Setup of run 1:
Design spi_host, start of the top module:
module spi_host #
	(
		parameter C_S_AXIS_TDATA_WIDTH = 32,
		parameter integer C_S_AXI_DATA_WIDTH	= 32,
		parameter integer C_S_AXI_ADDR_WIDTH	= 8,
		parameter integer SPI_CS_WIDTH	= 16
	) (
	input spi_clk_i,
	output spi_clk_o,
	output spi_clk_t,
	input spi_mosi_i,
	output spi_mosi_o,
	output spi_mosi_t,
	input spi_miso_i,
	output spi_miso_o,
	output spi_miso_t,
	input [SPI_CS_WIDTH - 1:0]spi_cs_i,
	output [SPI_CS_WIDTH - 1:0]spi_cs_o,
	output [SPI_CS_WIDTH - 1:0]spi_cs_t,
	input  s_axi_aclk,
	input  s_axi_aresetn,
	input [C_S_AXI_ADDR_WIDTH-1 : 0] s_axi_awaddr,
	input  s_axi_awvalid,
	output  s_axi_awready,
	input [C_S_AXI_DATA_WIDTH-1 : 0] s_axi_wdata,
	input  s_axi_wvalid,
	output  s_axi_wready,
	output [1 : 0] s_axi_bresp,
	output  s_axi_bvalid,
	input  s_axi_bready,
	input [C_S_AXI_ADDR_WIDTH-1 : 0] s_axi_araddr,
	input  s_axi_arvalid,
	output  s_axi_arready,
	output [C_S_AXI_DATA_WIDTH-1 : 0] s_axi_rdata,
	output [1 : 0] s_axi_rresp,
	output  s_axi_rvalid,
	input  s_axi_rready,
	output  s_axis_tready,
	input [C_S_AXIS_TDATA_WIDTH-1 : 0] s_axis_tdata,
	input  s_axis_tlast,
	input  s_axis_tvalid,
	input  m_axis_tready,
	output [C_S_AXIS_TDATA_WIDTH-1 : 0] m_axis_tdata,
	output  m_axis_tlast,
	output  m_axis_tvalid
);
localparam integer OP_STATUS_ADDR = 0;
localparam integer DATA_ACCESS_ADDR = 4;
localparam integer SPI_CS_W1C_ADDR = 8;
localparam integer SPI_CHIP_SEL_ADDR = 12;
localparam integer SPI_CS_W1S_ADDR = 16;
localparam integer SPI_CTL_ADDR = 20;
localparam integer SPI_CLK_SPCL_ADDR = 24;
localparam integer SPI_BURST_CNT_ADDR = 28;
wire rst_n;
assign rst_n = s_axi_aresetn;
reg [C_S_AXI_ADDR_WIDTH-1:0]awaddr_r;
wire aw_success;
assign aw_success = s_axi_awvalid & s_axi_awready;
reg [C_S_AXI_ADDR_WIDTH-1:0]araddr_r;
wire ar_success;
assign ar_success = s_axi_arvalid & s_axi_arready;
wire spi_state_is_idle;
assign spi_state_is_idle = (spi_control_state == AXI_SPI_STATE_IDLE);
always @(posedge s_axi_aclk or negedge rst_n ) begin
	if(~rst_n)begin
		awaddr_r <= 0;
	end else if(spi_state_is_idle && aw_success) begin
		awaddr_r <= s_axi_awaddr;
	end else begin
		awaddr_r <= awaddr_r;
	end
end
always @(posedge s_axi_aclk or negedge rst_n ) begin
	if(~rst_n)begin
		araddr_r <= 0;
	end else if(ar_success) begin
  ...
make LEC_CHECK=0 CAP_MARGIN=35 CELL_PAD_IN_SITES_DETAIL_PLACEMENT=2 CELL_PAD_IN_SITES_GLOBAL_PLACEMENT=3 CORE_MARGIN=2 CORE_UTILIZATION=40 HOLD_SLACK_MARGIN=0.11 PLACE_DENSITY=0.6 SETUP_SLACK_MARGIN=1.69 SLEW_MARGIN=20 TNS_END_PERCENT=85 finish   # period 10.0 ns
run.sh (not shown) runs the stock make flow with config.mk's settings and CLKGATE_MAP_FILE=.
Run 1 finished end to end and its layout was clean on timing, DRC and antenna.
Relative to run 1, the following input files were edited for run 2:
# run 1
export LEC_CHECK = 0
export CAP_MARGIN = 35
export CELL_PAD_IN_SITES_DETAIL_PLACEMENT = 2
export CELL_PAD_IN_SITES_GLOBAL_PLACEMENT = 3
export CORE_MARGIN = 2
export CORE_UTILIZATION = 40
export HOLD_SLACK_MARGIN = 0.11
export PLACE_DENSITY = 0.6
export SETUP_SLACK_MARGIN = 1.69
export SLEW_MARGIN = 20
export TNS_END_PERCENT = 85
create_clock -name core_clock -period 10.0 [get_ports {s_axi_aclk}]
# run 2
export LEC_CHECK = 0
export CAP_MARGIN = 35
export CELL_PAD_IN_SITES_DETAIL_PLACEMENT = 2
export CELL_PAD_IN_SITES_GLOBAL_PLACEMENT = 3
export CORE_ASPECT_RATIO = 1.28
export CORE_MARGIN = 2
export CORE_UTILIZATION = 40
export HOLD_SLACK_MARGIN = 0.11
export PLACE_DENSITY = 0.6
export SETUP_SLACK_MARGIN = 1.69
export SLEW_MARGIN = 20
export TNS_END_PERCENT = 85
create_clock -name core_clock -period 13.3 [get_ports {s_axi_aclk}]
[summary]
Relative to run 1, the global-route wire length before repair measured on run 2 has decreased slightly.
As far as register fraction of the total cell area is concerned, run 2 and run 1 perform about the same.
Looking at clock tree buffer count of the final layout, run 2 sits 4.8% below run 1.
From run 1 to run 2 the numbers moved as follows: data required time at the worst endpoint moved up; signed area change from the synthesized netlist to the final layout moved down; total global-route track usage moved down.
Per the comparison of run 2 with run 1, cell leakage power now sits at about the same level; number of nets in the final layout roughly the same.
## Diff of input files: run 3 against run 2
# run 2
export LEC_CHECK = 0
export CAP_MARGIN = 35
export CELL_PAD_IN_SITES_DETAIL_PLACEMENT = 2
export CELL_PAD_IN_SITES_GLOBAL_PLACEMENT = 3
export CORE_ASPECT_RATIO = 1.28
export CORE_MARGIN = 2
export CORE_UTILIZATION = 40
export HOLD_SLACK_MARGIN = 0.11
export PLACE_DENSITY = 0.6
export SETUP_SLACK_MARGIN = 1.69
export SLEW_MARGIN = 20
export TNS_END_PERCENT = 85
create_clock -name core_clock -period 13.3 [get_ports {s_axi_aclk}]
# run 3
export LEC_CHECK = 0
export CAP_MARGIN = 20
export CORE_MARGIN = 2
export CORE_UTILIZATION = 40
export PLACE_DENSITY = 0.6
export SLEW_MARGIN = 20
create_clock -name core_clock -period 7.69 [get_ports {s_axi_aclk}]
==> results <==
Summary — share of power burned in combinational logic, run 3 relative to run 2: lower, by 2.2 points. In run 3, fraction of the cycle the final worst path needs is higher than in run 2. Compared with run 2, run 3 shows total internal power that has gone up by more than half. Compared with run 2, the detailed router inserted fewer vias in run 3. Total die size essentially unchanged between run 3 and run 2. Diff run 2 -> run 3: design area level; logic depth of the worst setup path including buffers essentially unchanged; relative area change from synthesis to final layout flat. Looking at run 2 and run 3, the final sum of negative setup slack is a wash. After synthesis and placement, the instance count of run 3 is above that of run 2. First-pass GRT wire length on run 3 is down relative to run 2.
Inputs modified between run 3 and run 4:
# run 3
export LEC_CHECK = 0
export CAP_MARGIN = 20
export CORE_MARGIN = 2
export CORE_UTILIZATION = 40
export PLACE_DENSITY = 0.6
export SLEW_MARGIN = 20
create_clock -name core_clock -period 7.69 [get_ports {s_axi_aclk}]
# run 4
export LEC_CHECK = 0
export CAP_MARGIN = 20
export CORE_MARGIN = 2
export CORE_UTILIZATION = 63
export PLACE_DENSITY = 0.6
export SLEW_MARGIN = 20
create_clock -name core_clock -period 7.69 [get_ports {s_axi_aclk}]
### Flow results
Run 4 completed every stage of the flow, and the final layout passed the timing, design-rule and antenna checks.
Run 3: flow completed, timing, DRC and antenna clean
Of run 4 and run 3, the lower cell count of the worst hold path belongs to run 3.
After synthesis and placement, the instance count of run 4 is below that of run 3.
Higher wire length of the first global-routing pass among run 4 and run 3: run 3
Longest individual stage delay on the worst path (lower): run 3
Row setup slack of the most critical reg-to-reg path: run 4 lower / run 3 higher
Run 4 ended up with a higher last weighted congestion value of the routability-driven placer than run 3 did.

Starting RTL as in the previous note.
make LEC_CHECK=0 ABC_AREA=1 CAP_MARGIN=20 CELL_PAD_IN_SITES_GLOBAL_PLACEMENT=1 CORE_MARGIN=2 CORE_UTILIZATION=23 PLACE_DENSITY_LB_ADDON=0.3 SLEW_MARGIN=20 TNS_END_PERCENT=30 finish   # period 7.33 ns
The baseline finished with timing, DRC and antenna clean.
Change:
ABC_AREA = not set   (was 1)
CELL_PAD_IN_SITES_GLOBAL_PLACEMENT = not set   (was 1)
CORE_UTILIZATION = 70   (was 23)
CTS_CLUSTER_SIZE = 24   (was not set)
PLACE_DENSITY = 0.6   (was not set)
PLACE_DENSITY_LB_ADDON = not set   (was 0.3)
TNS_END_PERCENT = not set   (was 30)
clock period = 4.54 ns   (was 7.33 ns; I/O delays follow)
After rerunning:
- area after synthesis went down by about 7%
- worst hold slack gets worse by 0.057 ns
- global-route usage went up by 22 points
- setup slack is worse by 0.77 ns
- sequential share of layout area rises by 3.6 points
- core utilization came out higher by 56 points
- die size drops by 69%
- flip-flop count does not change
- first-iteration DRC count goes up by 28%
Change:
ABC_AREA = 1   (was not set)
CORE_UTILIZATION = 72   (was 70)
CTS_CLUSTER_SIZE = not set   (was 24)
clock period = 7.34 ns   (was 4.54 ns; I/O delays follow)
After rerunning:
- The changed run produced a clean layout
- routed wire length rose by 33%
- cell area rises by 5.6%
- sequential share of layout area falls by 2.0 points
- count of clock-buffer cells in the layout shrinks by 5
- critical path depth climbs by 5
- die size rises by 4.4%
- synthesized cell count goes up by 46%
- clock skew climbs by 0.0063 ns
Change:
ABC_AREA = not set   (was 1)
CTS_CLUSTER_DIAMETER = 40   (was not set)
CTS_CLUSTER_SIZE = 38   (was not set)
HOLD_SLACK_MARGIN = -0.09   (was not set)
clock period = 8.13 ns   (was 7.34 ns; I/O delays follow)
Result: The new run went through all stages and came out clean; sequential power is higher by 34%; sequential share of layout area goes up by 1.6 points; first-iteration DRC count shrinks by 25%; routed wire length drops by 16%; die area drops by 6.8%; global-route usage drops by 4.8 points; non-clock buffer count rises by 2; design area decreases by 4.4%; sequential cell count does not change; register-to-register slack is better by 1.1 ns.

Starting RTL as in the previous note.
clock: 4.84 ns
lec_check: 0
cap_margin: 20
cell_pad_in_sites_detail_placement: 0
core_aspect_ratio: 1.76
core_margin: 2
core_utilization: 21
cts_cluster_size: 89
gpl_timing_driven: 1
max_routing_layer: met5
place_density_lb_addon: 0.18
setup_slack_margin: 1.17
slew_margin: 20
Then changed:
Settings changed: CELL_PAD_IN_SITES_DETAIL_PLACEMENT 0 to 2, CORE_ASPECT_RATIO 1.76 to not set, CORE_UTILIZATION 21 to 40, CTS_CLUSTER_SIZE 89 to not set, GPL_TIMING_DRIVEN 1 to not set, HOLD_SLACK_MARGIN set to 0.08, MAX_ROUTING_LAYER met5 to not set, PLACE_DENSITY set to 0.6, PLACE_DENSITY_LB_ADDON 0.18 to not set, SETUP_SLACK_MARGIN 1.17 to not set.
Clock period 4.84 ns to 10.0 ns, I/O delays scaled along.
The changed run finished clean.
Design area falls by 7.5%.
Power shrinks by 49%.
Clock power is lower by 45%.
Final cell count shrinks by 17%.
Combinational power drops by 53%.
Hold slack is better by 170 ps.
Clock skew increases by 10 ps.
Via count climbs by 11%.
Wire length climbs by 23%.
Then changed:
Settings changed: CELL_PAD_IN_SITES_DETAIL_PLACEMENT 2 to not set, CORE_UTILIZATION 40 to 66, HOLD_SLACK_MARGIN 0.08 to not set.
Clock period 10.0 ns to 5.87 ns, I/O delays scaled along.
Worst setup slack is worse by 1400 ps.
Final area went down by 1.7%.
Hold slack is worse by 30 ps.
Area after synthesis does not change.
Total power went up by 53%.
Clock skew went down by 8.9 ps.
Die size went down by 39%.
Then changed:
Settings changed: CORE_UTILIZATION 66 to 23.
Clock period 5.87 ns to 11.4 ns, I/O delays scaled along.
Outcome: Global-route usage is lower by 22 points; total power is lower by 49%; combinational power is lower by 49%; cell area is higher by about 3.5%; clock skew is higher by 17 ps; clock power is lower by about 50%; core utilization is lower by 52 points; final cell count is higher by 27%; setup slack is better by 2700 ps; wire length is higher by 11%; die area is higher to 2.8 times its value.
Then changed:
Settings changed: CORE_UTILIZATION 23 to 72, CTS_CLUSTER_SIZE set to 24, PLACE_DENSITY 0.6 to 0.79.
Clock period 11.4 ns to 4.28 ns, I/O delays scaled along.
- With this change the flow finished with negative setup slack left
- worst setup slack loses 3600 ps
- non-clock buffer count goes up by 27
- utilization goes up by 61 points
- synthesized area stays the same
- die area goes down by 67%
Then changed:
Settings changed: CTS_CLUSTER_DIAMETER set to 40, CTS_CLUSTER_SIZE 24 to 38, PLACE_DENSITY 0.79 to not set, PLACE_DENSITY_LB_ADDON set to 0.28.
Clock period 4.28 ns to 7.85 ns, I/O delays scaled along.
After rerunning:
- This time the run completed without violations
- register-to-register slack gains 3700 ps
- sequential share of layout area came out higher by 0.78 points
- synthesized area stays the same
- clock skew decreases by 4.4 ps
- worst setup slack is better by 1500 ps
- sequential power decreases by about 46%
- synthesized cell count does not change
- via count drops by 8.6%
- core utilization decreases by 1.9 points
- routed wire length drops by 20%
Power is estimated from default activity; no workload was simulated.
